## AuctionSearch
module AuctionSearch(
  input         clock,
  input         reset,
  output        io_rewardIn_0_ready,
  input         io_rewardIn_0_valid,
  input  [7:0]  io_rewardIn_0_reward,
  input  [10:0] io_rewardIn_0_idx,
  input         io_rewardIn_0_last,
  output [10:0] io_agentIdx_0,
  input  [7:0]  io_price_0,
  output        io_rewardIn_1_ready,
  input         io_rewardIn_1_valid,
  input  [7:0]  io_rewardIn_1_reward,
  input  [10:0] io_rewardIn_1_idx,
  output [10:0] io_agentIdx_1,
  input  [7:0]  io_price_1,
  output        io_rewardIn_2_ready,
  input         io_rewardIn_2_valid,
  input  [7:0]  io_rewardIn_2_reward,
  input  [10:0] io_rewardIn_2_idx,
  output [10:0] io_agentIdx_2,
  input  [7:0]  io_price_2,
  output        io_rewardIn_3_ready,
  input         io_rewardIn_3_valid,
  input  [7:0]  io_rewardIn_3_reward,
  input  [10:0] io_rewardIn_3_idx,
  output [10:0] io_agentIdx_3,
  input  [7:0]  io_price_3,
  output        io_rewardIn_4_ready,
  input         io_rewardIn_4_valid,
  input  [7:0]  io_rewardIn_4_reward,
  input  [10:0] io_rewardIn_4_idx,
  output [10:0] io_agentIdx_4,
  input  [7:0]  io_price_4,
  output        io_rewardIn_5_ready,
  input         io_rewardIn_5_valid,
  input  [7:0]  io_rewardIn_5_reward,
  input  [10:0] io_rewardIn_5_idx,
  output [10:0] io_agentIdx_5,
  input  [7:0]  io_price_5,
  output        io_rewardIn_6_ready,
  input         io_rewardIn_6_valid,
  input  [7:0]  io_rewardIn_6_reward,
  input  [10:0] io_rewardIn_6_idx,
  output [10:0] io_agentIdx_6,
  input  [7:0]  io_price_6,
  output        io_rewardIn_7_ready,
  input         io_rewardIn_7_valid,
  input  [7:0]  io_rewardIn_7_reward,
  input  [10:0] io_rewardIn_7_idx,
  output [10:0] io_agentIdx_7,
  input  [7:0]  io_price_7,
  input         io_resultOut_ready,
  output        io_resultOut_valid,
  output [10:0] io_resultOut_winner,
  output [7:0]  io_resultOut_bid
);
make LEC_CHECK=0 CAP_MARGIN=25 CORE_MARGIN=2 CORE_UTILIZATION=72 GPL_ROUTABILITY_DRIVEN=0 HOLD_SLACK_MARGIN=0.29 MAX_ROUTING_LAYER=met4 MIN_ROUTING_LAYER=met1 PLACE_DENSITY_LB_ADDON=0.01 SETUP_SLACK_MARGIN=1.28 SLEW_MARGIN=20 TNS_END_PERCENT=25 finish   # period 4.56 ns
run.sh (not shown) runs the stock make flow with config.mk's settings and CLKGATE_MAP_FILE=.
The baseline finished with timing, DRC and antenna clean.
Edit:
- ABC_AREA: default -> 1
- CORE_UTILIZATION: 72 -> 68
- GPL_ROUTABILITY_DRIVEN: 0 -> 1
- HOLD_SLACK_MARGIN: 0.29 -> 0.3
- PLACE_DENSITY_LB_ADDON: 0.01 -> default
- SETUP_SLACK_MARGIN: 1.28 -> default
- TNS_END_PERCENT: 25 -> 70
- clock period: 4.56 -> 2.58 ns (I/O delays scaled with it)
Effect:
- Now the flow produced a layout that fails on setup timing
- via count goes up by about 11%
- final area goes up by about 12%
- synthesized cell count goes up by about 20%
- power goes up by about 110%
- core utilization goes down by 0.70 points
- non-clock buffer count goes up by 293
- global-route usage goes down by 2.4 points
- worst setup slack got worse by 650 ps
Edit:
- ABC_AREA: 1 -> default
- HOLD_SLACK_MARGIN: 0.3 -> default
- clock period: 2.58 -> 2.98 ns (I/O delays scaled with it)
The changed run completed and failed the layout checks on setup timing.
Synthesized cell count fell by 16%.
Wire length fell by 4.5%.
Clock-buffer cell count climbs by 2.
Edit:
- CAP_MARGIN: 25 -> 20
- CORE_UTILIZATION: 68 -> 71
- GPL_ROUTABILITY_DRIVEN: 1 -> default
- MAX_ROUTING_LAYER: met4 -> default
- MIN_ROUTING_LAYER: met1 -> default
- TNS_END_PERCENT: 70 -> default
- clock period: 2.98 -> 3.2 ns (I/O delays scaled with it)
The changed run finished but failed the layout checks on setup timing. Register-to-register slack improves by 430 ps. Synthesized cell count stays the same. Setup slack improves by 430 ps. Non-clock buffer count is lower by 177.


Starting RTL as in the previous note.
clock: 3.53 ns
lec_check: 0
abc_area: 1
cap_margin: 5
core_aspect_ratio: 0.56
core_margin: 4
core_utilization: 26
cts_cluster_size: 95
gpl_routability_driven: 0
hold_slack_margin: -0.04
max_routing_layer: met4
min_routing_layer: met1
setup_slack_margin: 0.9
slew_margin: 20
tns_end_percent: 75
Then changed:
- ABC_AREA: 1 -> unset
- CAP_MARGIN: 5 -> 25
- CORE_ASPECT_RATIO: 0.56 -> unset
- CORE_UTILIZATION: 26 -> 58
- CTS_CLUSTER_SIZE: 95 -> unset
- GPL_ROUTABILITY_DRIVEN: 0 -> 1
- HOLD_SLACK_MARGIN: -0.04 -> 0.3
- SETUP_SLACK_MARGIN: 0.9 -> unset
- TNS_END_PERCENT: 75 -> 25
- clock period: 3.53 -> 2.38 ns (I/O delays scaled with it)
Now the flow completed and failed the layout checks on negative setup slack.
Wire length is lower by 3.6%.
Via count drops by 4.9%.
Register-to-register slack gets worse by 1.4 ns.
Combinational power came out lower by 7.8%.
Cell area rose by 3.4%.
Total power increases by 35%.
Worst hold slack got worse by 0.12 ns.
Die size is lower by 57%.
Sequential share of layout area went down by 1.1 points.
Then changed:
- CORE_UTILIZATION: 58 -> 31
- GPL_ROUTABILITY_DRIVEN: 1 -> 0
- HOLD_SLACK_MARGIN: 0.3 -> 0.11
- clock period: 2.38 -> 3.53 ns (I/O delays scaled with it)
- The new run ran to the end with no violations
- worst setup slack gets better by 1.0 ns
- utilization came out lower by 42 points
- via count came out lower by 10%
- total power came out lower by 34%
- wire length came out lower by 9.4%
- count of clock-buffer cells in the layout came out higher by 30
- global-route usage came out lower by 16 points
- combinational power came out lower by 50%
- critical path depth came out lower by 7
- final cell count came out higher by 3.6%
- synthesized cell count is unchanged
Then changed:
- ABC_AREA: unset -> 1
- CAP_MARGIN: 25 -> 5
- CORE_ASPECT_RATIO: unset -> 0.56
- CORE_UTILIZATION: 31 -> 26
- CTS_CLUSTER_SIZE: unset -> 95
- GPL_ROUTABILITY_DRIVEN: 0 -> 1
- HOLD_SLACK_MARGIN: 0.11 -> -0.04
- PLACE_DENSITY_LB_ADDON: unset -> 0.18
- SETUP_SLACK_MARGIN: unset -> 0.9
- TNS_END_PERCENT: 25 -> 80
After rerunning: The new run produced a clean layout; maximum frequency came out higher by 12%; setup slack is better by 0.38 ns; non-clock buffer count climbs by 79; total power goes up by 16%; critical path depth is unchanged; synthesized area went up by 5.9%; wire length goes up by 28%; combinational power goes up by 130%; synthesized cell count went up by 19%; design area came out higher by 12%.


Setup of before:
AuctionSearch again, from the RTL that the note above started with.
// AuctionSearch
module AuctionSearch(
  input         clock,
  input         reset,
  output        io_rewardIn_0_ready,
  input         io_rewardIn_0_valid,
  input  [7:0]  io_rewardIn_0_reward,
  input  [10:0] io_rewardIn_0_idx,
  input         io_rewardIn_0_last,
  output [10:0] io_agentIdx_0,
  input  [7:0]  io_price_0,
  output        io_rewardIn_1_ready,
  input         io_rewardIn_1_valid,
  input  [7:0]  io_rewardIn_1_reward,
  input  [10:0] io_rewardIn_1_idx,
  output [10:0] io_agentIdx_1,
  input  [7:0]  io_price_1,
  output        io_rewardIn_2_ready,
  input         io_rewardIn_2_valid,
  input  [7:0]  io_rewardIn_2_reward,
  input  [10:0] io_rewardIn_2_idx,
  output [10:0] io_agentIdx_2,
  input  [7:0]  io_price_2,
  output        io_rewardIn_3_ready,
  input         io_rewardIn_3_valid,
  input  [7:0]  io_rewardIn_3_reward,
  input  [10:0] io_rewardIn_3_idx,
  output [10:0] io_agentIdx_3,
  input  [7:0]  io_price_3,
  output        io_rewardIn_4_ready,
  input         io_rewardIn_4_valid,
  input  [7:0]  io_rewardIn_4_reward,
  input  [10:0] io_rewardIn_4_idx,
  output [10:0] io_agentIdx_4,
  input  [7:0]  io_price_4,
  output        io_rewardIn_5_ready,
  input         io_rewardIn_5_valid,
  input  [7:0]  io_rewardIn_5_reward,
  input  [10:0] io_rewardIn_5_idx,
  output [10:0] io_agentIdx_5,
  input  [7:0]  io_price_5,
  output        io_rewardIn_6_ready,
  input         io_rewardIn_6_valid,
  input  [7:0]  io_rewardIn_6_reward,
  input  [10:0] io_rewardIn_6_idx,
  ...
==> flow/config.mk <==
export PLATFORM = sky130hd
export DESIGN_NAME = AuctionSearch
export DESIGN_NICKNAME = AuctionSearch
export VERILOG_FILES = /design/flow/design.v
export SDC_FILE = /design/flow/constraint.sdc
export NUM_CORES = 4
export LEC_CHECK = 0
export CAP_MARGIN = 20
export CELL_PAD_IN_SITES_DETAIL_PLACEMENT = 1
export CELL_PAD_IN_SITES_GLOBAL_PLACEMENT = 1
export CORE_MARGIN = 2
export CORE_UTILIZATION = 40
export HOLD_SLACK_MARGIN = -0.05
export MIN_ROUTING_LAYER = met2
export SETUP_SLACK_MARGIN = 0.84
export SLEW_MARGIN = 35
==> flow/constraint.sdc <==
create_clock -name core_clock -period 4.0 [get_ports {clock}]
set_input_delay 0.8000 -clock core_clock [delete_from_list [all_inputs] [get_ports {clock}]]
set_output_delay 0.8000 -clock core_clock [all_outputs]
set_load 0.01 [all_outputs]
before was carried through to the last stage, and its layout satisfied the timing, design-rule and antenna checks.
Inputs modified between before and after:
Settings: TNS_END_PERCENT: unset -> 95; CORE_UTILIZATION: 40 -> 72; CTS_CLUSTER_DIAMETER: unset -> 89; MIN_ROUTING_LAYER: met2 -> met1; CTS_CLUSTER_SIZE: unset -> 13; CORE_MARGIN: 2 -> 3; CAP_MARGIN: 20 -> 5.
==> results <==
after: it failed with a tool error in global placement without I/O, so there are no final results.
Comparing after against before, there is no change at all in post-synthesis chip area from yosys.
Sort before and after by width of the die, ascending, and after comes first.
Compared with before, after shows a higher initial core utilization.
As of after, overall die area had fallen by more than a quarter compared to before.
From before to after the numbers moved as follows: synthesized area held steady; async set-reset flop share out of synthesis held steady; core outline area shrank by 54,000 µm².


Starting RTL as in the previous note.
## AuctionSearch
module AuctionSearch(
  input         clock,
  input         reset,
  output        io_rewardIn_0_ready,
  input         io_rewardIn_0_valid,
  input  [7:0]  io_rewardIn_0_reward,
  input  [10:0] io_rewardIn_0_idx,
  input         io_rewardIn_0_last,
  output [10:0] io_agentIdx_0,
  input  [7:0]  io_price_0,
  output        io_rewardIn_1_ready,
  input         io_rewardIn_1_valid,
  input  [7:0]  io_rewardIn_1_reward,
  input  [10:0] io_rewardIn_1_idx,
  output [10:0] io_agentIdx_1,
  input  [7:0]  io_price_1,
  output        io_rewardIn_2_ready,
  input         io_rewardIn_2_valid,
  input  [7:0]  io_rewardIn_2_reward,
  input  [10:0] io_rewardIn_2_idx,
  output [10:0] io_agentIdx_2,
  input  [7:0]  io_price_2,
  output        io_rewardIn_3_ready,
  input         io_rewardIn_3_valid,
  input  [7:0]  io_rewardIn_3_reward,
  input  [10:0] io_rewardIn_3_idx,
  output [10:0] io_agentIdx_3,
  input  [7:0]  io_price_3,
  output        io_rewardIn_4_ready,
  input         io_rewardIn_4_valid,
  input  [7:0]  io_rewardIn_4_reward,
  input  [10:0] io_rewardIn_4_idx,
  output [10:0] io_agentIdx_4,
  input  [7:0]  io_price_4,
  output        io_rewardIn_5_ready,
  input         io_rewardIn_5_valid,
  input  [7:0]  io_rewardIn_5_reward,
  input  [10:0] io_rewardIn_5_idx,
  output [10:0] io_agentIdx_5,
  input  [7:0]  io_price_5,
  output        io_rewardIn_6_ready,
  input         io_rewardIn_6_valid,
  input  [7:0]  io_rewardIn_6_reward,
  input  [10:0] io_rewardIn_6_idx,
  output [10:0] io_agentIdx_6,
  input  [7:0]  io_price_6,
  output        io_rewardIn_7_ready,
  input         io_rewardIn_7_valid,
  input  [7:0]  io_rewardIn_7_reward,
  input  [10:0] io_rewardIn_7_idx,
  output [10:0] io_agentIdx_7,
  input  [7:0]  io_price_7,
  input         io_resultOut_ready,
  output        io_resultOut_valid,
  output [10:0] io_resultOut_winner,
  output [7:0]  io_resultOut_bid
);
Settings: LEC_CHECK=0, ABC_AREA=1, CAP_MARGIN=5, CORE_MARGIN=4, CORE_UTILIZATION=26, CTS_CLUSTER_SIZE=95, GPL_ROUTABILITY_DRIVEN=0, MAX_ROUTING_LAYER=met4, MIN_ROUTING_LAYER=met1, SETUP_SLACK_MARGIN=0.9, SLEW_MARGIN=20, TNS_END_PERCENT=25; clock period 3.53 ns.
Edit:
Settings changed: ABC_AREA 1 to unset, CAP_MARGIN 5 to 25, CORE_MARGIN 4 to 2, CORE_UTILIZATION 26 to 72, CTS_CLUSTER_SIZE 95 to unset, HOLD_SLACK_MARGIN set to 0.29, PLACE_DENSITY_LB_ADDON set to 0.01, SETUP_SLACK_MARGIN 0.9 to 1.31.
Clock period 3.53 ns to 4.56 ns, I/O delays scaled along.
After rerunning: Utilization went up by 54 points; synthesized area decreases by 5.6%; hold slack improves by 0.14 ns; via count falls by 3.3%; register-to-register slack got worse by 0.57 ns; global-route usage increases by 24 points; combinational power went down by 58%; non-clock buffer count decreases by 69; count of clock-buffer cells in the layout goes down by 7.


Setup of job 8486:
Starting RTL as in the previous note.
export LEC_CHECK = 0
export CAP_MARGIN = 20
export CELL_PAD_IN_SITES_GLOBAL_PLACEMENT = 0
export CORE_MARGIN = 8
export CORE_UTILIZATION = 41
export MAX_ROUTING_LAYER = met5
export MIN_ROUTING_LAYER = met2
export PLACE_DENSITY = 0.9
export SLEW_MARGIN = 10
create_clock -name core_clock -period 6.45 [get_ports {clock}]
#### Input delta (job 1816 over job 8486)
- HOLD_SLACK_MARGIN: unset -> -0.05
- PLACE_DENSITY: 0.9 -> unset
- CORE_MARGIN: 8 -> 2
- CORE_UTILIZATION: 41 -> 40
- MAX_ROUTING_LAYER: met5 -> unset
- CELL_PAD_IN_SITES_GLOBAL_PLACEMENT: 0 -> unset
- SLEW_MARGIN: 10 -> 35
- the clock period (ns, I/O delays scaled along): 6.45 -> 4.0
### Flow results
From job 8486 to job 1816 the numbers moved as follows: minimum hold slack shrank by 0.027 ns; number of endpoints failing setup at the final stage held steady; share of power burned in combinational logic grew by 0.2 points; sequential power grew by 62%; number of vias per cell shrank by 0.23. Taking job 8486 as the reference, in job 1816 required time of the critical path now smaller, clock skew flat. met2 as the most used routing layer in global routing was reported by job 8486, and met3 by job 1816. Cmp job 1816 vs job 8486: cell area power density higher in job 1816.
Setup changes, job 1816 to job 9414
- putting PLACE_DENSITY at 0.6 where nothing was set
- swapping 35 for 20 in SLEW_MARGIN
- swapping 40 for 9 in CORE_UTILIZATION
- clearing MIN_ROUTING_LAYER, which used to be met2
- clearing HOLD_SLACK_MARGIN, which used to be -0.05
- swapping 4.0 for 4.15 in the clock period (ns, I/O delays scaled along)
## What came out
Relative to job 1816, final area increased by 6700 um2 in job 9414. Comparing global-route usage for job 1816 and job 9414, the smaller number came from job 9414. Comparing job 1816 and job 9414, starting density of the core is lower on job 9414. Compared with job 1816, job 9414 shows setup slack higher by 0.12 ns.
The inputs of job 5555 differ from those of job 9414 as listed below.
- CORE_UTILIZATION changed from 9 to 71
- PLACE_DENSITY removed (was 0.6)
- SETUP_SLACK_MARGIN newly set to 0.6
- the clock period (ns, I/O delays scaled along) changed from 4.15 to 2.11
Notes after the runs:
- The number of unique standard cell types used by synthesis of job 9414 and that of job 5555 are within noise of each other.
- Job 5555 ended with less clock buffer count from CTS than job 9414.
- Horizontal extent of the die (job 5555 over job 9414): decrease, about 64%
- Between job 5555 and job 9414, it is job 5555 whose cell area after placement is lower, by about 1.1%.
- What ended job 5555 was a tool error in global routing; the run never finished.


AuctionSearch again, from the RTL that the note above started with.
make LEC_CHECK=0 CAP_MARGIN=25 CORE_MARGIN=2 CORE_UTILIZATION=72 GPL_ROUTABILITY_DRIVEN=0 HOLD_SLACK_MARGIN=0.29 MAX_ROUTING_LAYER=met4 MIN_ROUTING_LAYER=met1 SETUP_SLACK_MARGIN=0.52 SLEW_MARGIN=20 TNS_END_PERCENT=100 finish   # period 4.43 ns
==> next run, changes <==
- CAP_MARGIN: 25 -> 20
- GPL_ROUTABILITY_DRIVEN: 0 -> not set
- HOLD_SLACK_MARGIN: 0.29 -> not set
- MAX_ROUTING_LAYER: met4 -> not set
- MIN_ROUTING_LAYER: met1 -> not set
- PLACE_DENSITY: not set -> 0.67
- SETUP_SLACK_MARGIN: 0.52 -> not set
- SLEW_MARGIN: 20 -> 35
- TNS_END_PERCENT: 100 -> not set
- clock period: 4.43 -> 3.25 ns (I/O delays scaled with it)
Outcome: The new run finished but fails on negative setup slack; maximum frequency grows by about 2.2%; clock skew grows by 0.012 ns; non-clock buffer count grows by 344; utilization grows by 7.0 points; sequential share of layout area shrinks by 2.7 points; routed wire length grows by 24%; global-route usage grows by 4.1 points.
==> next run, changes <==
- CORE_UTILIZATION: 72 -> 57
- PLACE_DENSITY: 0.67 -> not set
- SETUP_SLACK_MARGIN: not set -> 0.31
- SLEW_MARGIN: 35 -> 20
- clock period: 3.25 -> 2.11 ns (I/O delays scaled with it)
The changed run finished with negative setup slack left.
Sequential share of layout area went down by 4.1 points.
Area after synthesis is unchanged.
Cell count goes up by roughly a tenth.
Core utilization shrinks by 9.2 points.
Routed wire length came out lower slightly.
Global-route usage fell by 7.6 points.
Die size goes up by a quarter to a third.
Via count drops by a few percent.
Setup slack loses 0.77 ns.
Clock power climbs by well over a third.
==> next run, changes <==
- CORE_UTILIZATION: 57 -> 21
- PLACE_DENSITY: not set -> 0.6
- SETUP_SLACK_MARGIN: 0.31 -> not set
- clock period: 2.11 -> 4.52 ns (I/O delays scaled with it)
- Now the flow went through all stages and came out clean
- setup slack gets better by 1.4 ns
- cell count came out higher by 10%
- worst hold slack gets better by 0.23 ns
- core utilization came out lower by 57 points
- design area came out lower by 15%
- die area came out higher to 2.7 times its value
- clock power came out lower by 51%
- sequential power came out lower by 53%
- routed wire length came out lower by about 12%
- area after synthesis does not change
- clock skew came out higher by 0.013 ns
==> next run, changes <==
- CORE_UTILIZATION: 21 -> 25
- clock period: 4.52 -> 3.8 ns (I/O delays scaled with it)
The changed run finished with timing, DRC and antenna clean.
Synthesized cell count stays the same.
Critical path depth is lower by 2.
Cell count is lower by 4.8%.
Synthesized area is unchanged.
First-iteration DRC count is lower by about 9%.
==> next run, changes <==
- CORE_UTILIZATION: 25 -> 40
Effect:
- The changed run completed without violations
- synthesized cell count stays the same
- register-to-register slack is better by 0.07 ns
- worst hold slack is better by 0.0082 ns
- design area goes down by 2.0%
- combinational power goes up by about 1%
- via count goes down by 0.58%
- synthesized area does not change
- critical path depth stays the same
- setup slack is better by 0.081 ns
- power goes down by 0.59%
- utilization goes up by 17 points
No activity file was given, so power comes from the tool's default toggle rates.
